==> flow/run.sh <==
#!/bin/bash
# the make line also repeats each setting of config.mk as NAME=value (left out here)
make -C /OpenROAD-flow-scripts/flow DESIGN_CONFIG=/design/flow/config.mk WORK_HOME=/design/flow/orfs CLKGATE_MAP_FILE= finish
==> flow/design.v <==
module alu_top (
    input             clk,
    input      [15:0] a,
    input      [15:0] b,
    input      [2:0]  opcode,
    input      [1:0]  mode,
    output reg [31:0] result,
    output reg        eq
);
    reg [15:0] a_q;
    reg [15:0] b_q;
    reg [2:0]  opcode_q;
    reg [1:0]  mode_q;
    wire [31:0] alu_out;
    wire        alu_eq;
    ALU u_alu (.a(a_q), .b(b_q), .opcode(opcode_q), .mode(mode_q),
               .outALU(alu_out), .eq(alu_eq));
    always @(posedge clk) begin
        a_q      <= a;
        b_q      <= b;
        opcode_q <= opcode;
        mode_q   <= mode;
        result   <= alu_out;
        eq       <= alu_eq;
    end
endmodule

`timescale 1ns / 1ps
module logic_unit(a,b,opcode,outlu,eq);
input [15:0] a;
input [15:0] b;
input [2:0] opcode;
output [31:0] outlu;
output eq;
reg [31:0] outlu;
reg eq;
always@(a,b,opcode)
begin
	case(opcode)
	3'b000: outlu = {16'h0000, (a & b)};
	3'b001: outlu = {16'h0000, (a | b)};
	3'b010: outlu = {16'h0000, (a ^ b)};
	3'b011: outlu = {16'h0000, (~ a)};	
	default outlu = 32'h00000000;
	endcase
end
always@(a,b)
begin
	if( a == b) begin
	eq = 1;
	end
	else begin
	eq = 0;
	end
end
endmodule
`timescale 1ns / 1ps
module arith(a,b,opcode,outau);
input [15:0] a;
input [15:0] b;
input [2:0] opcode;
output [31:0] outau;
reg [31:0] outau;
always@(a,b,opcode)
begin
	case(opcode)
	3'b000: outau = {16'h0000, a + b};
	3'b001: outau = a * b;
	3'b010: if (a > b) begin
		outau = a - b;
		end
		else begin
		outau = b - a;
		end
	3'b011: if (a > b) begin
		outau = (b == 16'h0000) ? 32'hFFFFFFFF : a / b;
		end
		else begin
		outau = (a == 16'h0000) ? 32'hFFFFFFFF : b / a;
		end
	3'b100: outau = a + 1;
	3'b101: outau = a - 1;
	default outau = 32'h00000000;
	endcase
end
endmodule
`timescale 1ns / 1ps
module crypto(a,opcode,outcu);
input [15:0] a;
input [2:0] opcode;
output reg [31:0] outcu;
integer i;
always@(a,opcode)
begin
	outcu = 32'h00000000;
	case(opcode)
    3'b000: outcu = (a>>1) ^ a;
    3'b001: begin
        for (i=0; i<16; i=i+1) begin
        outcu[i] = ^(a>>i);  
    end
    end
	default outcu = 32'h00000000;
	endcase
end   
endmodule
`timescale 1ns / 1ps
module ALU( a, b, opcode, mode, outALU, eq);
input [15:0] a;
input [15:0] b;
input [2:0] opcode;
input [1:0] mode;
output [31:0] outALU;
output  eq;
reg [31:0] outALU;
reg eq;
wire [31:0] outau;
wire [31:0] outlu;
wire [31:0] outcu;
wire teq;
arith a1 (.a(a), .b(b), .opcode(opcode), .outau(outau));
logic_unit l1 (.a(a), .b(b), .opcode(opcode), .outlu(outlu), .eq(teq));
crypto d1 (.a(a),.opcode(opcode), .outcu(outcu));
always@(*)
begin
	if(mode == 2'b00) begin
	outALU = outlu;
	end
	else if (mode == 2'b01) begin
	outALU = outau;
	end
	else if (mode == 2'b10) begin
	outALU = outcu;
	end
	else begin
	outALU = 32'h00000000;
	end
	eq = teq;
end
endmodule
==> flow/config.mk <==
export PLATFORM = sky130hd
export DESIGN_NAME = alu_top
export DESIGN_NICKNAME = alu_top
export VERILOG_FILES = /design/flow/design.v
export SDC_FILE = /design/flow/constraint.sdc
export NUM_CORES = 4
export LEC_CHECK = 0
export ABC_AREA = 1
export CAP_MARGIN = 20
export CORE_MARGIN = 2
export CORE_UTILIZATION = 59
export SLEW_MARGIN = 20
export TNS_END_PERCENT = 40
==> flow/constraint.sdc <==
create_clock -name core_clock -period 66.5 [get_ports {clk}]
set_input_delay 13.3000 -clock core_clock [delete_from_list [all_inputs] [get_ports {clk}]]
set_output_delay 13.3000 -clock core_clock [all_outputs]
set_load 0.01 [all_outputs]
==> impl_metrics.ini, run 1 <==
; generated from flow reports
[die]
core_area_um2 = 64700
ios = 71
chipArea_um2 = 67600
fp-row-count = 93
die-height_um = 260
core_util_floorplan_pct = 59.8
die_width_um = 260

[synth]
yosys_warnings = 5
yosys-stat-area_um2 = 38700
yosysSeqAreaShare_pct = 3.62
flop_cell = dfxtp_1
synth.comb.largest_family = simple AND/OR/NAND/NOR gates
simple_gate_area_share_pct = 30.4
syn_area_per_cell_um2 = 6.56
yosysCellCount = 5895
top_area_cell = ha_1
synth_adder_area_share_pct = 29.3
yosysUniqueCellTypes = 94
ys.flops = 70
synth.area.top_cells = ha_1 (19%), nand2_1 (13%), fa_1 (10%), inv_1 (9.3%), o21ai_0 (4.9%)
ys_sh_xor_pct = 7.36
mux_area_share_pct = 0.0291
ys_sh_aoi_pct = 16.4
common_cells = nand2_1 (1,342), inv_1 (959), ha_1 (592)
syn-instance-count = 5895
synth_area_um2 = 38700
synth_top_cell_by_count = nand2_1
async_reset_ff_share_pct = 0
synth.top_cell.area_share_pct = 19.1
edf_count = 0

[place]
place_congestion = 1.06
port_buffers = 70
hpwl_um = 110000

[clock_network]
numClockSinks = 70
h-tree-depth = 3
cts_buffers = 9
cts_root_buf = clkbuf_16
ctsLongestPathBuffers = 2
ctsHoldBuffers = 0

[outcome]
failed_stage = global routing
status = stopped before the end
==> through the flow <==
step / setup WS (ns) / TNS (ns) / std cells / hold WS [ns] / cell area, um2
after CTS: -5.20 / -10.91 / 8537 / 0.821 / 55000
after detailed placement: -7.95 / -20.65 / 8260 / 0.797 / 52300
after global placement: -4.45 / -9.05 / 8260 / 0.790 / 52300
after floorplan: -13.14 / -42.98 / 5910 / 0.560 / 40000
==> timing repair <==
| action | CTS |
|---|---|
| gates cloned | 6 |
| setup endpoints to repair | 4 |
| pin swaps | 178 |
| buffers inserted | 255 |
| resized | 125 |
==> inputs of run 2 (changes only) <==
ABC_AREA = not set   (was 1)
CORE_UTILIZATION = 65   (was 59)
TNS_END_PERCENT = not set   (was 40)
clock period = 73.7 ns   (was 66.5 ns; I/O delays follow)
==> impl_metrics.ini, run 2 <==
; generated from flow reports
[synth]
simple_gate_area_share_pct = 21.7
ys_sh_xor_pct = 6.34
synth_top_cell_by_count = ha_1
synth.area.top_cells = ha_1 (20%), fa_1 (11%), nand2_1 (5.4%), nor2_1 (5.1%), a21oi_1 (4.2%)
yosysSeqAreaShare_pct = 3.83
synth_area_um2 = 36600
yosys_warnings = 5
top_area_cell = ha_1
yosysCellCount = 4948
async_reset_ff_share_pct = 0
synth_adder_area_share_pct = 31.0
synth.top_cell.area_share_pct = 20.2
yosysUniqueCellTypes = 121
syn_area_per_cell_um2 = 7.40
synth.comb.largest_family = adder cells
flop_cell = dfxtp_1
common_cells = ha_1 (592), nand2_1 (527), nor2_1 (500)
edf_count = 0
syn-instance-count = 4948
yosys-stat-area_um2 = 36600
mux_area_share_pct = 4.36
ys.flops = 70
ys_sh_aoi_pct = 27.0

[clock_network]
ctsHoldBuffers = 0
cts_root_buf = clkbuf_16
numClockSinks = 70
ctsLongestPathBuffers = 2
h-tree-depth = 3
cts_buffers = 9

[place]
hpwl_um = 123000
pre_cts_slack_ns = -10.78
port_buffers = 70
place_congestion = 1.07

[outcome]
failed_stage = global routing
error = [ERROR GRT-0116] Global routing finished with congestion. Check the congestion regions in the DRC Viewer.
status = stopped before the end

[die]
core_area_um2 = 55400
core_util_floorplan_pct = 66.1
chipArea_um2 = 58200
ios = 71
fp-row-count = 86
die_width_um = 241
die-height_um = 241

[global_routing]
grt_overflow = 1722
grt_usage_pct = 91.0
## run 2: timing repair
| item | CTS |
|---|---|
| gates cloned | 3 |
| setup buffers | 273 |
| pin swaps | 205 |
| gates resized | 262 |
| endpoints found under the setup margin | 4 |
## run 2: through the flow
| stage | utilization [%] | hold WS, ns | std cells | cell area (um2) |
|---|---|---|---|---|
| global placement | 88.8 | 0.601 | 6962 | 49200 |
| floorplan | - | 0.548 | 4963 | 38400 |
| detailed placement | 88.8 | 0.617 | 6962 | 49200 |
| CTS | 95.5 | 0.628 | 7253 | 52900 |
## run 2: per-layer routing
metal,track usage (%),GRT overflow
met2,106,1008
met1,85.8,111
met4,98.4,508
met3,78.8,90
met5,61.6,5
==> inputs of run 3 (changes only) <==
CORE_UTILIZATION = 72   (was 65)
CTS_CLUSTER_DIAMETER = 211   (was not set)
CTS_CLUSTER_SIZE = 80   (was not set)
PLACE_DENSITY_LB_ADDON = 0.05   (was not set)
clock period = 77.7 ns   (was 73.7 ns; I/O delays follow)
==> impl_metrics.ini, run 3 <==
; generated from flow reports
[place]
port_buffers = 70
place_congestion = 1.20
hpwl_um = 139000
pre_cts_slack_ns = -9.23
place_area_um2 = 47800

[die]
chipArea_um2 = 52700
die-height_um = 229
die_width_um = 229
fp-row-count = 82
core_area_um2 = 50200
ios = 71
core_util_floorplan_pct = 73.0

[synth]
syn-instance-count = 4948
yosysSeqAreaShare_pct = 3.83
async_reset_ff_share_pct = 0
syn_area_per_cell_um2 = 7.40
top_area_cell = ha_1
flop_cell = dfxtp_1
ys_sh_xor_pct = 6.34
yosys_warnings = 5
synth_area_um2 = 36600
ys_sh_aoi_pct = 27.0
mux_area_share_pct = 4.36
ys.flops = 70
synth.top_cell.area_share_pct = 20.2
synth_adder_area_share_pct = 31.0
yosys-stat-area_um2 = 36600
synth.area.top_cells = ha_1 (20%), fa_1 (11%), nand2_1 (5.4%), nor2_1 (5.1%), a21oi_1 (4.2%)
edf_count = 0
simple_gate_area_share_pct = 21.7
synth_top_cell_by_count = ha_1
yosysCellCount = 4948
synth.comb.largest_family = adder cells
common_cells = ha_1 (592), nand2_1 (527), nor2_1 (500)
yosysUniqueCellTypes = 121

[outcome]
error = [ERROR DPL-0038] Utilization greater than 100%, impossible to legalize
failed_stage = clock tree synthesis
status = stopped before the end
## run 3: through the flow
step	TNS, ns	std cells
detailed placement	-20.80	6718
global placement	-2.71	6718
floorplan	-19.88	4963
==> inputs of run 4 (changes only) <==
ABC_AREA = 1   (was not set)
CELL_PAD_IN_SITES_DETAIL_PLACEMENT = 2   (was not set)
CELL_PAD_IN_SITES_GLOBAL_PLACEMENT = 2   (was not set)
CORE_ASPECT_RATIO = 1.76   (was not set)
CORE_MARGIN = 5   (was 2)
CORE_UTILIZATION = 40   (was 72)
CTS_CLUSTER_DIAMETER = not set   (was 211)
CTS_CLUSTER_SIZE = not set   (was 80)
GPL_ROUTABILITY_DRIVEN = 0   (was not set)
PLACE_DENSITY = 0.81   (was not set)
PLACE_DENSITY_LB_ADDON = not set   (was 0.05)
clock period = 90.0 ns   (was 77.7 ns; I/O delays follow)
==> impl_metrics.ini, run 4 <==
; physical design summary
[outcome]
check-failures = capacitance limit, slew limit
status = finished with violations

[die]
die_width_um = 244
core_util_floorplan_pct = 40.2
fp-row-count = 151
chipArea_um2 = 103000
die-height_um = 423
core_area_um2 = 96200
ios = 71

[synth]
flop_cell = dfxtp_1
yosysCellCount = 5895
yosysSeqAreaShare_pct = 3.62
syn_area_per_cell_um2 = 6.56
simple_gate_area_share_pct = 30.4
async_reset_ff_share_pct = 0
ys.flops = 70
common_cells = nand2_1 (1,342), inv_1 (959), ha_1 (592)
edf_count = 0
synth.comb.largest_family = simple AND/OR/NAND/NOR gates
yosys-stat-area_um2 = 38700
syn-instance-count = 5895
synth_top_cell_by_count = nand2_1
yosysUniqueCellTypes = 94
synth.top_cell.area_share_pct = 19.1
synth_adder_area_share_pct = 29.3
ys_sh_aoi_pct = 16.4
mux_area_share_pct = 0.0291
ys_sh_xor_pct = 7.36
yosys_warnings = 5
synth.area.top_cells = ha_1 (19%), nand2_1 (13%), fa_1 (10%), inv_1 (9.3%), o21ai_0 (4.9%)
synth_area_um2 = 38700
top_area_cell = ha_1

[clock_network]
ctsHoldBuffers = 0
ctsLongestPathBuffers = 2
cts_root_buf = clkbuf_16
clk_latency_ns = 0.42
cts_buffers = 9
cts_tree = built
h-tree-depth = 3
numClockSinks = 70
clk_pin_slew_ns = 0.08

[hold_path]
holdPathStages = 5
min_delay_worst_endpoint = result[0]
worstHoldStart = opcode_q[2]
min_path_type = flip-flop to flip-flop

[setup_path]
endpoint_kind = flip-flop
worstPathMaxFanout = 20
crit_type = flip-flop to flip-flop
crit_end = result[0]
cpLargestDelayFamily = AND-OR/OR-AND gates
r2r-start = a_q[2]
worstSetupStartpoint = a_q[2]
max_stage_delay_ns = 0.57
crit_buf_inv = 133
r2r_setup_slack_ns = 2.86
startpoint_type = flip-flop
crit_path_top_delay_cell = dfxtp_1
r2r.worst_path.cells = 618
crit_arrival_ns = 87.44
crit_required_ns = 90.30
crit_cells = 618
crit_top_cell = nand2_1
reg2reg_to = result[0]

[timing]
post-route-min-period_ns = 87.14
hold-worst-slack_ns = 0.854
worst_slew_pin_slew_ns = 2.17
period_used_pct = 96.8
slew_violations = 12
setup_violations = 0
setup_slack_ns = 2.86
maxSlewHeadroom_pct = -46.2
skew_ns = 0.0212
fmax_mhz = 11.5
hold_violations = 0

[detailed_routing]
drc = 0
ant_nets = 0
drt_iter0_markers = 3222
routed_via_density = 6.23
wl_per_cell_um = 30.0
via_count = 46300
dr.pass1.iters = 7
wl_um = 223000

[final_layout]
design_area_um2 = 44000
area_delta_synth_final_pct = 13.7
nets = 7008
stdcell_count = 7438

[global_routing]
grt_pass1_wl_um = 280000
grt_pass1_vias = 49100
antenna_found_initial = 37
grt_usage_pct = 34.9
grt_overflow = 0
grt_max_degree = 37

[place]
place_area_um2 = 41600
dp.cells = 7261
port_buffers = 70
hpwl_um = 150000
pre_cts_slack_ns = -4.23

[job]
log.warning_count = 95
max-cap-violations = 6
-- run 4: through the flow --
stage	setup TNS, ns	util, %
6_report	0	45.8
3_3_place_gp	0	43.2
3_5_place_dp	-7.33	43.2
2_1_floorplan	0	-
4_1_cts	0	43.9
5_1_grt	-8.74	45.7
-- run 4: layer usage --
metal	GRT usage (%)	up-vias	wire, um
met4	30.2	34	26000
li1	-	19600	-
met5	0	-	486
met1	32.2	22600	70200
met2	66.0	2497	108000
met3	5.09	1547	18300
-- run 4: repair_timing --
| item | 4_1_cts | 5_1_grt |
|---|---|---|
| gates resized | 46 | 222 |
| setup buffers | 14 | 101 |
| pin swaps | 5 | 52 |
| endpoints found under the setup margin | 3 | 4 |
| cloned | 8 | 8 |
-- run 4: final cells by class --
cell class              count  area [um2]
diodes                     28        70.1
clock buffers              10         229
clock inverters             6        93.8
fillers                 11600       52200
inverters                1020        3930
multi-input cells        4665       33300
flip-flops and latches     70        1420
well taps                1224        1530
repair buffers            412        3430
repair inverters            3        17.5
==> inputs of run 5 (changes only) <==
CELL_PAD_IN_SITES_DETAIL_PLACEMENT = not set   (was 2)
CELL_PAD_IN_SITES_GLOBAL_PLACEMENT = not set   (was 2)
CORE_ASPECT_RATIO = not set   (was 1.76)
CORE_MARGIN = 2   (was 5)
CORE_UTILIZATION = 62   (was 40)
CTS_CLUSTER_DIAMETER = 397   (was not set)
CTS_CLUSTER_SIZE = 99   (was not set)
GPL_ROUTABILITY_DRIVEN = not set   (was 0)
PLACE_DENSITY = not set   (was 0.81)
clock period = 33.9 ns   (was 90.0 ns; I/O delays follow)
==> impl_metrics.ini, run 5 <==
; generated from flow reports
[synth]
yosysCellCount = 5895
yosysSeqAreaShare_pct = 3.62
ys_sh_xor_pct = 7.36
syn_area_per_cell_um2 = 6.56
synth.top_cell.area_share_pct = 19.1
flop_cell = dfxtp_1
syn-instance-count = 5895
synth_top_cell_by_count = nand2_1
top_area_cell = ha_1
synth.comb.largest_family = simple AND/OR/NAND/NOR gates
simple_gate_area_share_pct = 30.4
synth_adder_area_share_pct = 29.3
ys.flops = 70
edf_count = 0
synth_area_um2 = 38700
common_cells = nand2_1 (1,342), inv_1 (959), ha_1 (592)
synth.area.top_cells = ha_1 (19%), nand2_1 (13%), fa_1 (10%), inv_1 (9.3%), o21ai_0 (4.9%)
yosys-stat-area_um2 = 38700
yosysUniqueCellTypes = 94
mux_area_share_pct = 0.0291
ys_sh_aoi_pct = 16.4
yosys_warnings = 5
async_reset_ff_share_pct = 0

[place]
port_buffers = 70
hpwl_um = 113000
place_congestion = 1.05
pre_cts_slack_ns = -40.87

[clock_network]
cts_root_buf = clkbuf_16
ctsLongestPathBuffers = 2
cts_buffers = 9
h-tree-depth = 3
numClockSinks = 70

[outcome]
failed_stage = global routing
status = stopped before the end
error = [ERROR GRT-0116] Global routing finished with congestion. Check the congestion regions in the DRC Viewer.

[die]
die-height_um = 254
ios = 71
chipArea_um2 = 64400
core_area_um2 = 61700
core_util_floorplan_pct = 62.7
fp-row-count = 91
die_width_um = 254

[global_routing]
grt_overflow = 2165
grt_usage_pct = 94.8
run 5: per-stage QoR:
stage	hold slack, ns	cells	utilization, %	cell area (um2)
4_1_cts	0.760	9009	96.4	59500
3_5_place_dp	0.749	8250	85.3	52600
3_3_place_gp	0.751	8250	85.3	52600
2_1_floorplan	0.560	5910	-	40400
run 5: layer usage:
metal	overflow	GRT usage, %
met1	104	89.8
met2	1337	109
met3	138	85.0
met4	567	99.7
met5	19	70.4
run 5: what timing repair did:
action	CTS
pin swaps	311
buffers inserted	734
gates resized	229
gates cloned	9
setup endpoints to repair	15
hold endpoints to repair	0
hold buffers	0
==> inputs of run 6 (changes only) <==
CORE_MARGIN = 6   (was 2)
CORE_UTILIZATION = 40   (was 62)
CTS_CLUSTER_DIAMETER = 388   (was 397)
CTS_CLUSTER_SIZE = 13   (was 99)
PLACE_DENSITY = 0.45   (was not set)
SETUP_SLACK_MARGIN = -2.0   (was not set)
TNS_END_PERCENT = 20   (was not set)
clock period = 90.0 ns   (was 33.9 ns; I/O delays follow)
==> impl_metrics.ini, run 6 <==
; physical design summary
[outcome]
status = finished clean

[die]
die-height_um = 323
chipArea_um2 = 104000
ios = 71
core_area_um2 = 95400
fp-row-count = 113
core_util_floorplan_pct = 40.5
die_width_um = 323

[clock_network]
clk_pin_slew_ns = 0.09
cts_tree = built
ctsLongestPathBuffers = 2
cts_root_buf = clkbuf_16
h-tree-depth = 3
clk_latency_ns = 0.40
ctsHoldBuffers = 0
cts_buffers = 9
numClockSinks = 70

[final_layout]
fin_util_pct = 45.7
regArea_um2 = 1500
fillerInstances = 10200
nets = 6994
area_delta_synth_final_pct = 12.7
combGateArea_um2 = 32900

[setup_path]
startpoint_type = flip-flop
worstSetupStartpoint = a_q[9]
reg2reg_to = result[0]
max_stage_delay_ns = 0.43
crit_top_cell = nand2_1
crit_buf_inv = 126
crit_cells = 613
crit_end = result[0]
cpLargestDelayFamily = AND-OR/OR-AND gates
crit_arrival_ns = 82.61
worstPathMaxFanout = 24
crit_type = flip-flop to flip-flop
r2r_setup_slack_ns = 7.70
r2r.worst_path.cells = 613
endpoint_kind = flip-flop
crit_required_ns = 90.30
crit_path_top_delay_cell = dfxtp_4
r2r-start = a_q[9]

[synth]
ys_sh_xor_pct = 7.36
simple_gate_area_share_pct = 30.4
yosys_warnings = 5
synth.comb.largest_family = simple AND/OR/NAND/NOR gates
yosysCellCount = 5895
top_area_cell = ha_1
async_reset_ff_share_pct = 0
yosys-stat-area_um2 = 38700
synth_adder_area_share_pct = 29.3
synth.area.top_cells = ha_1 (19%), nand2_1 (13%), fa_1 (10%), inv_1 (9.3%), o21ai_0 (4.9%)
yosysSeqAreaShare_pct = 3.62
edf_count = 0
syn_area_per_cell_um2 = 6.56
yosysUniqueCellTypes = 94
syn-instance-count = 5895
ys.flops = 70
common_cells = nand2_1 (1,342), inv_1 (959), ha_1 (592)
flop_cell = dfxtp_1
ys_sh_aoi_pct = 16.4
synth.top_cell.area_share_pct = 19.1
synth_top_cell_by_count = nand2_1
synth_area_um2 = 38700
mux_area_share_pct = 0.0291

[global_routing]
grt_max_degree = 70
grt_pass1_wl_um = 204000
grt_pass1_vias = 36000
grt_overflow = 0
grt_usage_pct = 24.3
antenna_found_initial = 3

[timing]
skew_ns = 0.0265
slew_violations = 0
maxSlewHeadroom_pct = 34.7
post-route-min-period_ns = 82.30
worst_slew_pin_slew_ns = 0.969
hold_violations = 0
period_used_pct = 91.4
fmax_mhz = 12.2
setup_violations = 0
fin_setup_tns_ns = 0
setup_slack_ns = 7.70

[detailed_routing]
drt_iter0_markers = 2303
routed_via_density = 5.12
dr.pass1.iters = 5
wl_per_cell_um = 18.5
via_count = 38100
ant_nets = 0
drc = 0
wl_um = 138000

[place]
hpwl_um = 106000
port_buffers = 70
pre_cts_slack_ns = 0.606
place_congestion = 0.914

[job]
max-cap-violations = 0
log.warning_count = 94

[hold_path]
min_path_type = flip-flop to flip-flop
min_delay_worst_endpoint = result[0]
worstHoldStart = opcode_q[2]
holdPathStages = 5
==> run 6: final cells by class <==
cell class	instances	area share (%)
inverters	1020	8.98
well taps	1265	3.63
clock buffers	10	0.548
repair inverters	4	0.0459
repair buffers	395	7.68
clock inverters	6	0.106
flip-flops and latches	70	3.45
multi-input cells	4667	75.5
diodes	1	0.00574
==> run 6: timing repair <==
item | 4_1_cts | 5_1_grt
gates resized | 0 | 168
setup buffers | 0 | 145
endpoints found under the setup margin | 0 | 3
endpoints found under the hold margin | 0 | 0
==> run 6: metal layers <==
metal,vias to the layer above,GRT usage [%],share of wire [%]
met5,-,0,0
met4,0,4.35,2.4
met3,161,1.84,4.6
met2,811,41.6,46
met1,17500,34.0,47
li1,19600,-,-
==> run 6: per-stage QoR <==
step                      instances  cell area (um2)  hold slack (ns)
after floorplan                5910            38700            0.560
after global placement         7287            41500            0.777
after detailed placement       7287            41500            0.771
after CTS                      7303            41800            0.773
after global routing           7437            43600            0.857
final                          7438            43600            0.789
==> inputs of run 7 (changes only) <==
CORE_MARGIN = 2   (was 6)
CORE_UTILIZATION = 66   (was 40)
CTS_CLUSTER_DIAMETER = 336   (was 388)
CTS_CLUSTER_SIZE = 43   (was 13)
PLACE_DENSITY = not set   (was 0.45)
SETUP_SLACK_MARGIN = not set   (was -2.0)
TNS_END_PERCENT = not set   (was 20)
clock period = 78.6 ns   (was 90.0 ns; I/O delays follow)
==> impl_metrics.ini, run 7 <==
; physical design summary
[clock_network]
clk_latency_ns = 0.38
cts_root_buf = clkbuf_16
ctsLongestPathBuffers = 2
ctsHoldBuffers = 0
numClockSinks = 70
cts_tree = built
clk_pin_slew_ns = 0.09
h-tree-depth = 3
cts_buffers = 9

[final_layout]
fillerInstances = 4223
nets = 7195
combGateArea_um2 = 34600
fin_util_pct = 80.0
regArea_um2 = 1430
area_delta_synth_final_pct = 19.5

[setup_path]
startpoint_type = flip-flop
worstSetupStartpoint = a_q[14]
crit_path_top_delay_cell = dfxtp_2
r2r_setup_slack_ns = 2.10
crit_buf_inv = 133
max_stage_delay_ns = 0.38
r2r.worst_path.cells = 622
worstPathMaxFanout = 24
reg2reg_to = result[0]
crit_top_cell = a21oi_2
endpoint_kind = flip-flop
r2r-start = a_q[14]
crit_required_ns = 78.85
crit_end = result[0]
crit_arrival_ns = 76.75
crit_type = flip-flop to flip-flop
crit_cells = 622
cpLargestDelayFamily = AND-OR/OR-AND gates

[synth]
yosysUniqueCellTypes = 94
async_reset_ff_share_pct = 0
edf_count = 0
ys_sh_xor_pct = 7.36
yosysCellCount = 5895
mux_area_share_pct = 0.0291
synth.area.top_cells = ha_1 (19%), nand2_1 (13%), fa_1 (10%), inv_1 (9.3%), o21ai_0 (4.9%)
synth.top_cell.area_share_pct = 19.1
yosysSeqAreaShare_pct = 3.62
ys.flops = 70
syn_area_per_cell_um2 = 6.56
flop_cell = dfxtp_1
yosys-stat-area_um2 = 38700
top_area_cell = ha_1
synth_top_cell_by_count = nand2_1
simple_gate_area_share_pct = 30.4
synth_area_um2 = 38700
synth.comb.largest_family = simple AND/OR/NAND/NOR gates
yosys_warnings = 5
syn-instance-count = 5895
ys_sh_aoi_pct = 16.4
common_cells = nand2_1 (1,342), inv_1 (959), ha_1 (592)
synth_adder_area_share_pct = 29.3

[timing]
hold_violations = 0
worst_slew_pin_slew_ns = 1.21
maxSlewHeadroom_pct = 18.2
hold-worst-slack_ns = 0.764
post-route-min-period_ns = 76.50
slew_violations = 0
fmax_mhz = 13.1
setup_violations = 0
skew_ns = 0.0309
period_used_pct = 97.3

[hold_path]
worstHoldStart = a_q[14]
min_delay_worst_endpoint = result[14]
holdPathStages = 3
min_path_type = flip-flop to flip-flop

[die]
die-height_um = 246
ios = 71
core_area_um2 = 57800
die_width_um = 246
core_util_floorplan_pct = 66.9
chipArea_um2 = 60600
fp-row-count = 88

[job]
max-cap-violations = 0
log.warning_count = 95

[outcome]
status = finished clean

[detailed_routing]
via_count = 41900
drt_iter0_markers = 3529
ant_nets = 0
drc = 0
dr.pass1.iters = 9
wl_per_cell_um = 18.2
routed_via_density = 5.87
wl_um = 130000

[place]
hpwl_um = 95400
port_buffers = 70
place_congestion = 1.02

[global_routing]
grt_pass1_wl_um = 191000
grt_pass1_vias = 38000
grt_overflow = 0
grt_max_degree = 48
antenna_found_initial = 5
grt_usage_pct = 38.9
[run 7: metrics by stage]
stage | cell area, um2 | setup WS, ns | instances | setup TNS, ns
floorplan | 39800 | -1.27 | 5910 | -1.27
global placement | 42000 | 0.130 | 6845 | 0
detailed placement | 42000 | -2.82 | 6845 | -4.26
CTS | 42500 | 0.0153 | 6874 | 0
global route | 46300 | -2.92 | 7139 | -4.65
finish | 46300 | 2.10 | 7139 | 0
[run 7: metal layers]
metal	part of all wire [%]	wire length [um]	vias up	global-route usage [%]
met1	39	51400	19400	49.4
met4	5.6	7260	2	17.3
met3	8.5	11100	512	5.52
met2	46	60400	1941	65.1
li1	-	-	20000	-
met5	0.0085	11	-	0
[run 7: repair_timing]
| action | 4_1_cts | 5_1_grt |
|---|---|---|
| endpoints found under the setup margin | 2 | 4 |
| pin swaps | 7 | 391 |
| gates resized | 19 | 468 |
| buffers inserted | 8 | 247 |
| gates cloned | 5 | 18 |
[run 7: area by class of cell]
type,instances,area share [%]
diodes,1,0.00541
multi-input cells,4662,74.7
flip-flops and latches,70,3.09
clock inverters,7,0.187
well taps,765,2.07
repair buffers,594,10.5
clock buffers,9,0.487
repair inverters,11,0.184
inverters,1020,8.69
==> inputs of run 8 (changes only) <==
ABC_AREA = not set   (was 1)
CELL_PAD_IN_SITES_DETAIL_PLACEMENT = 2   (was not set)
CORE_UTILIZATION = 40   (was 66)
CTS_CLUSTER_DIAMETER = not set   (was 336)
CTS_CLUSTER_SIZE = not set   (was 43)
GPL_TIMING_DRIVEN = 0   (was not set)
HOLD_SLACK_MARGIN = 0.23   (was not set)
MAX_ROUTING_LAYER = met4   (was not set)
SETUP_SLACK_MARGIN = 5.0   (was not set)
TNS_END_PERCENT = 45   (was not set)
clock period = 90.0 ns   (was 78.6 ns; I/O delays follow)
==> impl_metrics.ini, run 8 <==
; generated from flow reports
[synth]
mux_area_share_pct = 4.36
synth_area_um2 = 36600
synth_top_cell_by_count = ha_1
async_reset_ff_share_pct = 0
yosysSeqAreaShare_pct = 3.83
flop_cell = dfxtp_1
edf_count = 0
synth_adder_area_share_pct = 31.0
simple_gate_area_share_pct = 21.7
ys.flops = 70
ys_sh_aoi_pct = 27.0
ys_sh_xor_pct = 6.34
yosys_warnings = 5
yosysUniqueCellTypes = 121
top_area_cell = ha_1
yosys-stat-area_um2 = 36600
common_cells = ha_1 (592), nand2_1 (527), nor2_1 (500)
syn-instance-count = 4948
synth.area.top_cells = ha_1 (20%), fa_1 (11%), nand2_1 (5.4%), nor2_1 (5.1%), a21oi_1 (4.2%)
syn_area_per_cell_um2 = 7.40
synth.top_cell.area_share_pct = 20.2
synth.comb.largest_family = adder cells
yosysCellCount = 4948

[die]
die-height_um = 307
chipArea_um2 = 94000
fp-row-count = 110
die_width_um = 307
ios = 71
core_area_um2 = 90400
core_util_floorplan_pct = 40.5

[place]
pre_cts_slack_ns = -19.73
place_congestion = 0.996
port_buffers = 70
hpwl_um = 165000
place_area_um2 = 41000

[outcome]
status = stopped before the end
error = [ERROR DPL-0033] detailed placement checks failed during check placement.
failed_stage = clock tree synthesis
==> run 8: through the flow <==
| step | hold slack, ns | cells |
|---|---|---|
| 2_1_floorplan | 0.548 | 4963 |
| 3_3_place_gp | 0.837 | 6209 |
| 3_5_place_dp | 0.873 | 6231 |
==> inputs of run 9 (changes only) <==
ABC_AREA = 1   (was not set)
CELL_PAD_IN_SITES_DETAIL_PLACEMENT = not set   (was 2)
CORE_UTILIZATION = 69   (was 40)
CTS_CLUSTER_SIZE = 99   (was not set)
GPL_TIMING_DRIVEN = not set   (was 0)
HOLD_SLACK_MARGIN = not set   (was 0.23)
MAX_ROUTING_LAYER = not set   (was met4)
SETUP_SLACK_MARGIN = not set   (was 5.0)
TNS_END_PERCENT = not set   (was 45)
clock period = 40.4 ns   (was 90.0 ns; I/O delays follow)
==> impl_metrics.ini, run 9 <==
; generated from flow reports
[outcome]
status = stopped before the end
failed_stage = clock tree synthesis
error = [ERROR DPL-0038] Utilization greater than 100%, impossible to legalize

[die]
core_area_um2 = 55300
ios = 71
fp-row-count = 86
core_util_floorplan_pct = 70.0
chipArea_um2 = 58000
die-height_um = 241
die_width_um = 241

[synth]
mux_area_share_pct = 0.0291
ys_sh_xor_pct = 7.36
async_reset_ff_share_pct = 0
yosys_warnings = 5
yosys-stat-area_um2 = 38700
yosysCellCount = 5895
synth.comb.largest_family = simple AND/OR/NAND/NOR gates
synth_area_um2 = 38700
simple_gate_area_share_pct = 30.4
edf_count = 0
yosysSeqAreaShare_pct = 3.62
flop_cell = dfxtp_1
synth.area.top_cells = ha_1 (19%), nand2_1 (13%), fa_1 (10%), inv_1 (9.3%), o21ai_0 (4.9%)
syn-instance-count = 5895
synth_top_cell_by_count = nand2_1
synth_adder_area_share_pct = 29.3
top_area_cell = ha_1
ys.flops = 70
ys_sh_aoi_pct = 16.4
syn_area_per_cell_um2 = 6.56
common_cells = nand2_1 (1,342), inv_1 (959), ha_1 (592)
synth.top_cell.area_share_pct = 19.1
yosysUniqueCellTypes = 94

[place]
port_buffers = 70
place_congestion = 1.13
hpwl_um = 136000
dp.cells = 8145
run 9: stage by stage:
stage	setup WS (ns)	cell area, um2	setup TNS (ns)	hold slack [ns]
after detailed placement	-38.97	52400	-289.99	0.786
after global placement	-30.06	52400	-200.11	0.725
after floorplan	-38.89	40400	-279.27	0.560
==> inputs of run 10 (changes only) <==
ABC_AREA = not set   (was 1)
CORE_UTILIZATION = 72   (was 69)
CTS_CLUSTER_SIZE = 64   (was 99)
HOLD_SLACK_MARGIN = -0.07   (was not set)
PLACE_DENSITY = 0.35   (was not set)
clock period = 77.7 ns   (was 40.4 ns; I/O delays follow)
==> impl_metrics.ini, run 10 <==
; generated from flow reports
[outcome]
status = stopped before the end
failed_stage = clock tree synthesis
error = [ERROR DPL-0038] Utilization greater than 100%, impossible to legalize

[synth]
flop_cell = dfxtp_1
yosys-stat-area_um2 = 36600
mux_area_share_pct = 4.36
async_reset_ff_share_pct = 0
yosysCellCount = 4948
common_cells = ha_1 (592), nand2_1 (527), nor2_1 (500)
synth_area_um2 = 36600
synth.area.top_cells = ha_1 (20%), fa_1 (11%), nand2_1 (5.4%), nor2_1 (5.1%), a21oi_1 (4.2%)
simple_gate_area_share_pct = 21.7
synth_top_cell_by_count = ha_1
yosysSeqAreaShare_pct = 3.83
yosys_warnings = 5
edf_count = 0
syn_area_per_cell_um2 = 7.40
synth_adder_area_share_pct = 31.0
ys_sh_xor_pct = 6.34
yosysUniqueCellTypes = 121
top_area_cell = ha_1
ys.flops = 70
syn-instance-count = 4948
ys_sh_aoi_pct = 27.0
synth.comb.largest_family = adder cells
synth.top_cell.area_share_pct = 20.2

[die]
ios = 71
fp-row-count = 82
die-height_um = 229
core_area_um2 = 50200
die_width_um = 229
chipArea_um2 = 52700
core_util_floorplan_pct = 73.0

[place]
port_buffers = 70
place_congestion = 1.14
hpwl_um = 132000
dp.cells = 6691
pre_cts_slack_ns = -8.60
==> run 10: stage by stage <==
step                      hold WS [ns]  setup TNS, ns  instance area (um2)
after detailed placement         0.632         -18.21                47600
after global placement           0.621          -2.99                47600
after floorplan                  0.548         -19.88                38400
==> inputs of run 11 (changes only) <==
ABC_AREA = 1   (was not set)
CORE_UTILIZATION = 62   (was 72)
CTS_CLUSTER_DIAMETER = 298   (was not set)
CTS_CLUSTER_SIZE = 100   (was 64)
HOLD_SLACK_MARGIN = not set   (was -0.07)
PLACE_DENSITY = 0.36   (was 0.35)
TNS_END_PERCENT = 10   (was not set)
clock period = 48.4 ns   (was 77.7 ns; I/O delays follow)
==> impl_metrics.ini, run 11 <==
; generated from flow reports
[clock_network]
cts_buffers = 9
ctsHoldBuffers = 0
numClockSinks = 70
h-tree-depth = 3
ctsLongestPathBuffers = 2
cts_root_buf = clkbuf_16

[synth]
yosysUniqueCellTypes = 94
ys_sh_xor_pct = 7.36
yosys_warnings = 5
common_cells = nand2_1 (1,342), inv_1 (959), ha_1 (592)
top_area_cell = ha_1
ys_sh_aoi_pct = 16.4
yosysCellCount = 5895
yosysSeqAreaShare_pct = 3.62
synth.top_cell.area_share_pct = 19.1
synth.comb.largest_family = simple AND/OR/NAND/NOR gates
simple_gate_area_share_pct = 30.4
edf_count = 0
syn-instance-count = 5895
synth_adder_area_share_pct = 29.3
flop_cell = dfxtp_1
synth_top_cell_by_count = nand2_1
syn_area_per_cell_um2 = 6.56
yosys-stat-area_um2 = 38700
async_reset_ff_share_pct = 0
synth_area_um2 = 38700
synth.area.top_cells = ha_1 (19%), nand2_1 (13%), fa_1 (10%), inv_1 (9.3%), o21ai_0 (4.9%)
mux_area_share_pct = 0.0291
ys.flops = 70

[die]
die_width_um = 254
core_util_floorplan_pct = 62.7
ios = 71
core_area_um2 = 61700
chipArea_um2 = 64400
die-height_um = 254
fp-row-count = 91

[place]
pre_cts_slack_ns = -26.64
hpwl_um = 113000
port_buffers = 70
place_area_um2 = 52200
place_congestion = 1.04

[outcome]
failed_stage = global routing
status = stopped before the end
error = [ERROR GRT-0232] Routing congestion too high. Check the congestion heatmap in the GUI.

[global_routing]
grt_overflow = 576
grt_usage_pct = 86.7
-- run 11: per-layer routing --
metal / overflow / global-route usage, %
met3: 29 / 77.0
met4: 153 / 88.3
met2: 348 / 98.8
met5: 4 / 58.2
met1: 42 / 84.5
-- run 11: through the flow --
step / TNS [ns] / utilization (%) / instances
after floorplan: -188.13 / - / 5910
after global placement: -114.12 / 84.6 / 8253
after detailed placement: -152.73 / 84.6 / 8254
after CTS: -126.19 / 89.2 / 8531
-- run 11: timing repair --
item,in CTS
buffers inserted,256
pin swaps,197
gates cloned,5
endpoints found under the hold margin,0
setup endpoints to repair,10
resized,172
==> inputs of run 12 (changes only) <==
ABC_AREA = not set   (was 1)
CAP_MARGIN = 0   (was 20)
CELL_PAD_IN_SITES_DETAIL_PLACEMENT = 2   (was not set)
CORE_MARGIN = 5   (was 2)
CORE_UTILIZATION = 16   (was 62)
CTS_CLUSTER_DIAMETER = 339   (was 298)
CTS_CLUSTER_SIZE = 60   (was 100)
GPL_ROUTABILITY_DRIVEN = 0   (was not set)
GPL_TIMING_DRIVEN = 0   (was not set)
HOLD_SLACK_MARGIN = 0.23   (was not set)
MAX_ROUTING_LAYER = met4   (was not set)
PLACE_DENSITY = not set   (was 0.36)
SLEW_MARGIN = 25   (was 20)
TNS_END_PERCENT = 45   (was 10)
clock period = 90.0 ns   (was 48.4 ns; I/O delays follow)
==> impl_metrics.ini, run 12 <==
; generated from flow reports
[clock_network]
cts_buffers = 9
ctsLongestPathBuffers = 2
cts_root_buf = clkbuf_16
h-tree-depth = 3
ctsHoldBuffers = 0
numClockSinks = 70

[synth]
mux_area_share_pct = 4.36
yosysSeqAreaShare_pct = 3.83
syn_area_per_cell_um2 = 7.40
async_reset_ff_share_pct = 0
edf_count = 0
simple_gate_area_share_pct = 21.7
top_area_cell = ha_1
yosys_warnings = 5
synth.area.top_cells = ha_1 (20%), fa_1 (11%), nand2_1 (5.4%), nor2_1 (5.1%), a21oi_1 (4.2%)
synth_adder_area_share_pct = 31.0
flop_cell = dfxtp_1
yosysUniqueCellTypes = 121
synth_area_um2 = 36600
yosysCellCount = 4948
synth.comb.largest_family = adder cells
synth.top_cell.area_share_pct = 20.2
ys_sh_aoi_pct = 27.0
syn-instance-count = 4948
yosys-stat-area_um2 = 36600
ys.flops = 70
synth_top_cell_by_count = ha_1
ys_sh_xor_pct = 6.34
common_cells = ha_1 (592), nand2_1 (527), nor2_1 (500)

[place]
place_area_um2 = 42400
pre_cts_slack_ns = -30.46
hpwl_um = 183000
dp.cells = 8064
port_buffers = 70

[global_routing]
grt_overflow = 184
grt_usage_pct = 46.8

[die]
fp-row-count = 175
chipArea_um2 = 238000
die_width_um = 488
core_util_floorplan_pct = 16.1
core_area_um2 = 227000
die-height_um = 488
ios = 71

[outcome]
status = stopped before the end
error = [ERROR GRT-0116] Global routing finished with congestion. Check the congestion regions in the DRC Viewer.
failed_stage = global routing
-- run 12: what timing repair did --
item | in CTS
pin swaps | 419
buffers inserted | 713
gates resized | 921
cloned | 6
setup endpoints to repair | 7
-- run 12: per-layer routing --
metal | track usage (%) | GRT overflow
met1 | 46.9 | 21
met2 | 56.5 | 95
met3 | 39.7 | 14
met4 | 37.4 | 54
met5 | - | -
==> inputs of run 13 (changes only) <==
CAP_MARGIN = 20   (was 0)
CELL_PAD_IN_SITES_DETAIL_PLACEMENT = not set   (was 2)
CORE_MARGIN = 2   (was 5)
CORE_UTILIZATION = 70   (was 16)
CTS_CLUSTER_DIAMETER = not set   (was 339)
CTS_CLUSTER_SIZE = 95   (was 60)
GPL_ROUTABILITY_DRIVEN = not set   (was 0)
GPL_TIMING_DRIVEN = not set   (was 0)
HOLD_SLACK_MARGIN = not set   (was 0.23)
MAX_ROUTING_LAYER = not set   (was met4)
MIN_ROUTING_LAYER = met2   (was not set)
PLACE_DENSITY = 0.4   (was not set)
SETUP_SLACK_MARGIN = 5.0   (was not set)
SLEW_MARGIN = 20   (was 25)
TNS_END_PERCENT = 5   (was 45)
clock period = 108.0 ns   (was 90.0 ns; I/O delays follow)
==> impl_metrics.ini, run 13 <==
; generated from flow reports
[place]
hpwl_um = 102000
port_buffers = 70
place_congestion = 1.19

[outcome]
failed_stage = global routing
error = [ERROR GRT-0116] Global routing finished with congestion. Check the congestion regions in the DRC Viewer.
status = stopped before the end

[die]
fp-row-count = 83
ios = 71
die_width_um = 233
core_util_floorplan_pct = 71.1
chipArea_um2 = 54100
core_area_um2 = 51500
die-height_um = 233

[synth]
yosys_warnings = 5
common_cells = ha_1 (592), nand2_1 (527), nor2_1 (500)
synth.top_cell.area_share_pct = 20.2
synth_top_cell_by_count = ha_1
ys_sh_xor_pct = 6.34
yosysUniqueCellTypes = 121
synth.comb.largest_family = adder cells
yosys-stat-area_um2 = 36600
yosysSeqAreaShare_pct = 3.83
top_area_cell = ha_1
syn-instance-count = 4948
mux_area_share_pct = 4.36
synth_area_um2 = 36600
async_reset_ff_share_pct = 0
synth.area.top_cells = ha_1 (20%), fa_1 (11%), nand2_1 (5.4%), nor2_1 (5.1%), a21oi_1 (4.2%)
simple_gate_area_share_pct = 21.7
edf_count = 0
syn_area_per_cell_um2 = 7.40
ys_sh_aoi_pct = 27.0
flop_cell = dfxtp_1
yosysCellCount = 4948
synth_adder_area_share_pct = 31.0
ys.flops = 70

[clock_network]
cts_buffers = 9
cts_root_buf = clkbuf_16
numClockSinks = 70
ctsLongestPathBuffers = 2
ctsHoldBuffers = 0
h-tree-depth = 3

[global_routing]
grt_overflow = 44
grt_usage_pct = 81.0
==> run 13: repair_timing <==
| action | in CTS |
|---|---|
| endpoints found under the setup margin | 2 |
| cloned | 2 |
| setup buffers | 4 |
| pin swaps | 3 |
| gates resized | 30 |
==> run 13: through the flow <==
| stage | worst slack (ns) | instance area [um2] | util, % | cells |
|---|---|---|---|---|
| 3_3_place_gp | 4.11 | 38200 | 74.2 | 5604 |
| 4_1_cts | 5.05 | 38700 | 75.2 | 5626 |
| 3_5_place_dp | 0.226 | 38200 | 74.2 | 5604 |
| 2_1_floorplan | 8.81 | 36700 | - | 4963 |
==> run 13: routing by layer <==
metal / GRT overflow / global-route usage [%]
met5: 17 / 76.8
met4: 3 / 58.0
met3: 21 / 90.7
met2: 3 / 84.8
met1: - / -
==> inputs of run 14 (changes only) <==
CAP_MARGIN = 35   (was 20)
CORE_UTILIZATION = 72   (was 70)
CTS_CLUSTER_SIZE = not set   (was 95)
HOLD_SLACK_MARGIN = -0.09   (was not set)
MIN_ROUTING_LAYER = not set   (was met2)
PLACE_DENSITY = 0.65   (was 0.4)
SETUP_SLACK_MARGIN = not set   (was 5.0)
TNS_END_PERCENT = not set   (was 5)
clock period = 48.9 ns   (was 108.0 ns; I/O delays follow)
==> impl_metrics.ini, run 14 <==
; generated from flow reports
[die]
ios = 71
chipArea_um2 = 52700
die_width_um = 229
core_util_floorplan_pct = 73.0
core_area_um2 = 50200
fp-row-count = 82
die-height_um = 229

[synth]
synth_top_cell_by_count = ha_1
syn_area_per_cell_um2 = 7.40
syn-instance-count = 4948
synth_area_um2 = 36600
common_cells = ha_1 (592), nand2_1 (527), nor2_1 (500)
yosys_warnings = 5
ys.flops = 70
ys_sh_xor_pct = 6.34
flop_cell = dfxtp_1
ys_sh_aoi_pct = 27.0
yosysSeqAreaShare_pct = 3.83
edf_count = 0
async_reset_ff_share_pct = 0
simple_gate_area_share_pct = 21.7
synth.area.top_cells = ha_1 (20%), fa_1 (11%), nand2_1 (5.4%), nor2_1 (5.1%), a21oi_1 (4.2%)
mux_area_share_pct = 4.36
yosysCellCount = 4948
synth_adder_area_share_pct = 31.0
yosys-stat-area_um2 = 36600
top_area_cell = ha_1
synth.top_cell.area_share_pct = 20.2
yosysUniqueCellTypes = 121
synth.comb.largest_family = adder cells

[outcome]
failed_stage = detailed placement
status = stopped before the end
error = Error: detail_place.tcl, 38 bad optional access

[place]
place_congestion = 1.18
port_buffers = 70
[run 14: through the flow]
stage             hold slack (ns)
floorplan                   0.548
global placement            0.600
==> inputs of run 15 (changes only) <==
ABC_AREA = 1   (was not set)
CAP_MARGIN = 20   (was 35)
CORE_UTILIZATION = 71   (was 72)
CTS_CLUSTER_DIAMETER = 397   (was not set)
HOLD_SLACK_MARGIN = not set   (was -0.09)
PLACE_DENSITY = not set   (was 0.65)
clock period = 54.7 ns   (was 48.9 ns; I/O delays follow)
==> impl_metrics.ini, run 15 <==
; generated from flow reports
[outcome]
status = stopped before the end
failed_stage = detailed placement
error = [ERROR DPL-0033] detailed placement checks failed during check placement.

[die]
die_width_um = 237
core_area_um2 = 53800
die-height_um = 237
ios = 71
chipArea_um2 = 56400
core_util_floorplan_pct = 71.9
fp-row-count = 85

[synth]
synth_top_cell_by_count = nand2_1
mux_area_share_pct = 0.0291
common_cells = nand2_1 (1,342), inv_1 (959), ha_1 (592)
syn-instance-count = 5895
yosysSeqAreaShare_pct = 3.62
flop_cell = dfxtp_1
synth_adder_area_share_pct = 29.3
ys.flops = 70
top_area_cell = ha_1
simple_gate_area_share_pct = 30.4
edf_count = 0
yosysCellCount = 5895
ys_sh_xor_pct = 7.36
ys_sh_aoi_pct = 16.4
yosys-stat-area_um2 = 38700
synth.area.top_cells = ha_1 (19%), nand2_1 (13%), fa_1 (10%), inv_1 (9.3%), o21ai_0 (4.9%)
yosys_warnings = 5
synth_area_um2 = 38700
async_reset_ff_share_pct = 0
syn_area_per_cell_um2 = 6.56
synth.top_cell.area_share_pct = 19.1
synth.comb.largest_family = simple AND/OR/NAND/NOR gates
yosysUniqueCellTypes = 94

[place]
port_buffers = 70
place_congestion = 1.13
run 15: through the flow:
step,cell area (um2),TNS (ns),instances
floorplan,40400,-122.89,5910
global placement,52300,-64.53,8088
==> inputs of run 16 (changes only) <==
CTS_CLUSTER_DIAMETER = 298   (was 397)
CTS_CLUSTER_SIZE = 100   (was not set)
PLACE_DENSITY = 0.36   (was not set)
clock period = 86.9 ns   (was 54.7 ns; I/O delays follow)
==> impl_metrics.ini, run 16 <==
; physical design summary
[detailed_routing]
wl_per_cell_um = 17.4
dr.pass1.iters = 9
ant_nets = 0
via_count = 40100
drc = 0
top_layer = met4
drt-met1-wl_um = 48800
drt_iter0_markers = 3700
route.met2.wl_um = 53200
wl_um = 119000
met3_length_um = 10500
routed_via_density = 5.89

[setup_path]
worstSetupStartpoint = a_q[7]
crit_end = result[0]
worstPathMaxFanout = 25
r2r.worst_path.cells = 620
startpoint_type = flip-flop
cpLargestDelayFamily = AND-OR/OR-AND gates
crit_required_ns = 87.14
endpoint_kind = flip-flop
crit_buf_inv = 130
r2r-start = a_q[7]
crit_type = flip-flop to flip-flop
reg2reg_to = result[0]
crit_top_cell = nand2_1
max_stage_delay_ns = 0.37
r2r_setup_slack_ns = 6.93
crit_path_top_delay_cell = ha_2
crit_cells = 620
crit_arrival_ns = 80.21

[synth]
async_reset_ff_share_pct = 0
synth_area_um2 = 38700
yosysSeqAreaShare_pct = 3.62
common_cells = nand2_1 (1,342), inv_1 (959), ha_1 (592)
mux_area_share_pct = 0.0291
yosys_warnings = 5
synth.comb.largest_family = simple AND/OR/NAND/NOR gates
syn-instance-count = 5895
synth.top_cell.area_share_pct = 19.1
synth_top_cell_by_count = nand2_1
yosys-stat-area_um2 = 38700
synth.area.top_cells = ha_1 (19%), nand2_1 (13%), fa_1 (10%), inv_1 (9.3%), o21ai_0 (4.9%)
yosysUniqueCellTypes = 94
ys_sh_xor_pct = 7.36
ys_sh_aoi_pct = 16.4
simple_gate_area_share_pct = 30.4
ys.flops = 70
flop_cell = dfxtp_1
synth_adder_area_share_pct = 29.3
edf_count = 0
yosysCellCount = 5895
syn_area_per_cell_um2 = 6.56
top_area_cell = ha_1

[timing]
hold_violations = 0
period_used_pct = 92.0
fmax_mhz = 12.5
post-route-min-period_ns = 79.97
worst_slew_pin_slew_ns = 0.981
setup_violations = 0
maxSlewHeadroom_pct = 33.9
fin_setup_tns_ns = 0
skew_ns = 0.0212
slew_violations = 0

[job]
max-cap-violations = 0
log.warning_count = 94

[place]
place_congestion = 1.04
hpwl_um = 91600
port_buffers = 70
place_area_um2 = 40500

[clock_network]
clk_latency_ns = 0.38
cts_root_buf = clkbuf_16
cts_tree = built
ctsLongestPathBuffers = 2
numClockSinks = 70
clk_pin_slew_ns = 0.08
h-tree-depth = 3
cts_buffers = 9

[global_routing]
grt_max_degree = 50
grt_pass1_vias = 37400
grt_overflow = 0
antenna_found_initial = 4
grt_usage_pct = 40.3
grt_pass1_wl_um = 186000

[die]
chipArea_um2 = 56400
core_area_um2 = 53800
die-height_um = 237
fp-row-count = 85
ios = 71
core_util_floorplan_pct = 71.9
die_width_um = 237

[hold_path]
holdPathStages = 3
min_delay_worst_endpoint = result[3]
worstHoldStart = mode_q[0]
min_path_type = flip-flop to flip-flop

[final_layout]
area_delta_synth_final_pct = 10.4
nets = 6935
fillerInstances = 4112
design_area_um2 = 42700

[outcome]
status = finished clean
## run 16: per-stage QoR
| stage | utilization, % | setup slack, ns | hold WS (ns) | cells |
|---|---|---|---|---|
| after floorplan | - | 0.0403 | 0.560 | 5910 |
| after global placement | 75.2 | 1.36 | 0.742 | 6667 |
| after detailed placement | 75.2 | -2.57 | 0.745 | 6667 |
| after CTS | 76.0 | 0.0487 | 0.776 | 6694 |
| after global routing | 79.4 | -1.13 | 0.830 | 6809 |
| final | 79.4 | 6.93 | 0.784 | 6812 |
## run 16: per-layer routing
| metal | track usage [%] | vias to the layer above |
|---|---|---|
| li1 | - | 19500 |
| met1 | 52.4 | 18400 |
| met2 | 66.4 | 1824 |
| met3 | 5.34 | 433 |
| met4 | 18.6 | 0 |
| met5 | 0 | - |
## run 16: cell type report
class	instances	area (um2)	area share, %
multi-input combinational	4664	33300	77.9
inverter	1020	3910	9.15
timing repair buffer	338	2930	6.86
sequential	70	1410	3.29
tap	696	871	2.04
clock buffer	9	225	0.527
clock inverter	7	73.8	0.173
timing repair inverter	5	25.0	0.0586
antenna	3	7.51	0.0176
## run 16: what timing repair did
action	in CTS	in global routing
hold buffers	0	0
cloned	8	9
resized	15	243
pin swaps	4	61
buffers inserted	3	106
endpoints found under the setup margin	2	4
==> inputs of run 17 (changes only) <==
ABC_AREA = not set   (was 1)
CORE_UTILIZATION = 70   (was 71)
CTS_CLUSTER_DIAMETER = 364   (was 298)
CTS_CLUSTER_SIZE = not set   (was 100)
MAX_ROUTING_LAYER = met4   (was not set)
PLACE_DENSITY = not set   (was 0.36)
TNS_END_PERCENT = 5   (was not set)
clock period = 83.8 ns   (was 86.9 ns; I/O delays follow)
==> impl_metrics.ini, run 17 <==
; physical design summary
[outcome]
status = finished with violations
check-failures = setup timing

[detailed_routing]
wl_um = 149000
ant_nets = 0
wl_per_cell_um = 24.3
via_count = 44700
drt_iter0_markers = 7029
drc = 0
dr.pass1.iters = 28
routed_via_density = 7.27

[synth]
yosys_warnings = 5
ys_sh_xor_pct = 6.34
top_area_cell = ha_1
synth.comb.largest_family = adder cells
synth.top_cell.area_share_pct = 20.2
simple_gate_area_share_pct = 21.7
syn_area_per_cell_um2 = 7.40
ys.flops = 70
yosysCellCount = 4948
ys_sh_aoi_pct = 27.0
edf_count = 0
yosysUniqueCellTypes = 121
synth_top_cell_by_count = ha_1
syn-instance-count = 4948
flop_cell = dfxtp_1
synth_adder_area_share_pct = 31.0
synth.area.top_cells = ha_1 (20%), fa_1 (11%), nand2_1 (5.4%), nor2_1 (5.1%), a21oi_1 (4.2%)
yosys-stat-area_um2 = 36600
async_reset_ff_share_pct = 0
synth_area_um2 = 36600
mux_area_share_pct = 4.36
yosysSeqAreaShare_pct = 3.83
common_cells = ha_1 (592), nand2_1 (527), nor2_1 (500)

[timing]
slew_violations = 0
setup_violations = 2
skew_ns = 0.0146
rsz0062_at_grt = yes
hold_violations = 0
setup_slack_ns = -2.80
fmax_mhz = 11.5
fin_setup_tns_ns = -4.37
post-route-min-period_ns = 86.60
maxSlewHeadroom_pct = 22.7
hold-worst-slack_ns = 0.734
period_used_pct = 103
worst_slew_pin_slew_ns = 1.16

[die]
chipArea_um2 = 54100
core_area_um2 = 51500
ios = 71
fp-row-count = 83
die-height_um = 233
core_util_floorplan_pct = 71.1
die_width_um = 233

[setup_path]
crit_buf_inv = 32
startpoint_type = flip-flop
crit_path_top_delay_cell = or4_4
crit_required_ns = 84.05
max_stage_delay_ns = 0.63
crit_end = result[0]
r2r-start = a_q[14]
crit_arrival_ns = 86.86
cpLargestDelayFamily = AND-OR/OR-AND gates
crit_type = flip-flop to flip-flop
reg2reg_to = result[0]
endpoint_kind = flip-flop
r2r.worst_path.cells = 452
crit_top_cell = o21a_1
worstPathMaxFanout = 10
crit_cells = 452
r2r_setup_slack_ns = -2.80
worstSetupStartpoint = a_q[14]

[hold_path]
min_delay_worst_endpoint = result[9]
min_path_type = flip-flop to flip-flop
holdPathStages = 2
worstHoldStart = mode_q[0]

[job]
log.warning_count = 96
max-cap-violations = 0

[clock_network]
ctsLongestPathBuffers = 2
ctsHoldBuffers = 0
cts_tree = built
clk_pin_slew_ns = 0.08
cts_buffers = 9
h-tree-depth = 3
numClockSinks = 70
cts_root_buf = clkbuf_16
clk_latency_ns = 0.37

[global_routing]
grt_usage_pct = 50.1
grt_pass1_vias = 41100
grt_max_degree = 51
grt_pass1_wl_um = 211000
grt_overflow = 0
antenna_found_initial = 9

[place]
dp.cells = 5910
pre_cts_slack_ns = -3.43
port_buffers = 70
place_congestion = 1.17
hpwl_um = 101000
place_area_um2 = 41400

[final_layout]
area_delta_synth_final_pct = 22.4
design_area_um2 = 44800
fin_util_pct = 87.0
stdcell_count = 6153
nets = 6285
==> run 17: area by class of cell <==
type,instances,area [um2]
antenna,10,25.0
timing repair buffer,669,5430
tap,680,851
clock buffer,9,225
sequential,70,1420
inverter,362,1370
multi-input combinational,4346,35400
fill,2891,6710
clock inverter,7,86.3
==> run 17: repair_timing <==
item                       in CTS  in global routing
setup endpoints to repair       2                  3
setup buffers                  94                117
gates resized                  94                175
cloned                          5                  1
pin swaps                      72                175
hold endpoints to repair        0                  0
==> run 17: routing by layer <==
metal | GRT usage (%) | vias to the layer above | share of wire (%)
met4 | 29.8 | 0 | 9.8
met5 | - | - | 0
met3 | 13.4 | 1581 | 15
met1 | 58.8 | 20300 | 34
li1 | - | 19000 | -
met2 | 76.7 | 3844 | 41
==> inputs of run 18 (changes only) <==
ABC_AREA = 1   (was not set)
CORE_ASPECT_RATIO = 0.54   (was not set)
CTS_CLUSTER_DIAMETER = 336   (was 364)
CTS_CLUSTER_SIZE = 43   (was not set)
MAX_ROUTING_LAYER = not set   (was met4)
TNS_END_PERCENT = not set   (was 5)
clock period = 66.0 ns   (was 83.8 ns; I/O delays follow)
==> impl_metrics.ini, run 18 <==
; generated from flow reports
[synth]
syn-instance-count = 5895
yosysCellCount = 5895
ys.flops = 70
top_area_cell = ha_1
async_reset_ff_share_pct = 0
synth_top_cell_by_count = nand2_1
yosys_warnings = 5
yosys-stat-area_um2 = 38700
flop_cell = dfxtp_1
syn_area_per_cell_um2 = 6.56
synth.top_cell.area_share_pct = 19.1
synth_area_um2 = 38700
edf_count = 0
synth.comb.largest_family = simple AND/OR/NAND/NOR gates
synth.area.top_cells = ha_1 (19%), nand2_1 (13%), fa_1 (10%), inv_1 (9.3%), o21ai_0 (4.9%)
synth_adder_area_share_pct = 29.3
simple_gate_area_share_pct = 30.4
common_cells = nand2_1 (1,342), inv_1 (959), ha_1 (592)
ys_sh_aoi_pct = 16.4
yosysUniqueCellTypes = 94
yosysSeqAreaShare_pct = 3.62
ys_sh_xor_pct = 7.36
mux_area_share_pct = 0.0291

[place]
hpwl_um = 155000
place_area_um2 = 52300
place_congestion = 1.25
dp.cells = 8134
pre_cts_slack_ns = -14.01
port_buffers = 70

[outcome]
status = stopped before the end
error = [ERROR DPL-0038] Utilization greater than 100%, impossible to legalize
failed_stage = clock tree synthesis

[die]
fp-row-count = 63
die_width_um = 324
die-height_um = 177
core_util_floorplan_pct = 70.7
chipArea_um2 = 57300
ios = 71
core_area_um2 = 54700
==> inputs of run 19 (changes only) <==
ABC_AREA = not set   (was 1)
CAP_MARGIN = 35   (was 20)
CORE_ASPECT_RATIO = not set   (was 0.54)
CORE_UTILIZATION = 72   (was 70)
CTS_CLUSTER_DIAMETER = 33   (was 336)
CTS_CLUSTER_SIZE = not set   (was 43)
PLACE_DENSITY = 0.64   (was not set)
clock period = 77.7 ns   (was 66.0 ns; I/O delays follow)
==> impl_metrics.ini, run 19 <==
; generated from flow reports
[synth]
yosysUniqueCellTypes = 121
yosys_warnings = 5
synth_area_um2 = 36600
edf_count = 0
ys_sh_aoi_pct = 27.0
yosys-stat-area_um2 = 36600
ys_sh_xor_pct = 6.34
synth.top_cell.area_share_pct = 20.2
synth_adder_area_share_pct = 31.0
ys.flops = 70
yosysSeqAreaShare_pct = 3.83
async_reset_ff_share_pct = 0
syn_area_per_cell_um2 = 7.40
syn-instance-count = 4948
synth.comb.largest_family = adder cells
flop_cell = dfxtp_1
common_cells = ha_1 (592), nand2_1 (527), nor2_1 (500)
top_area_cell = ha_1
mux_area_share_pct = 4.36
synth_top_cell_by_count = ha_1
yosysCellCount = 4948
synth.area.top_cells = ha_1 (20%), fa_1 (11%), nand2_1 (5.4%), nor2_1 (5.1%), a21oi_1 (4.2%)
simple_gate_area_share_pct = 21.7

[die]
ios = 71
die-height_um = 229
core_area_um2 = 50200
fp-row-count = 82
chipArea_um2 = 52700
core_util_floorplan_pct = 73.0
die_width_um = 229

[place]
place_congestion = 1.14
pre_cts_slack_ns = -8.86
place_area_um2 = 47600
hpwl_um = 133000
dp.cells = 6693
port_buffers = 70

[outcome]
error = [ERROR DPL-0038] Utilization greater than 100%, impossible to legalize
status = stopped before the end
failed_stage = clock tree synthesis
## run 19: through the flow
stage | utilization [%]
after floorplan | -
after global placement | 94.8
after detailed placement | 94.8
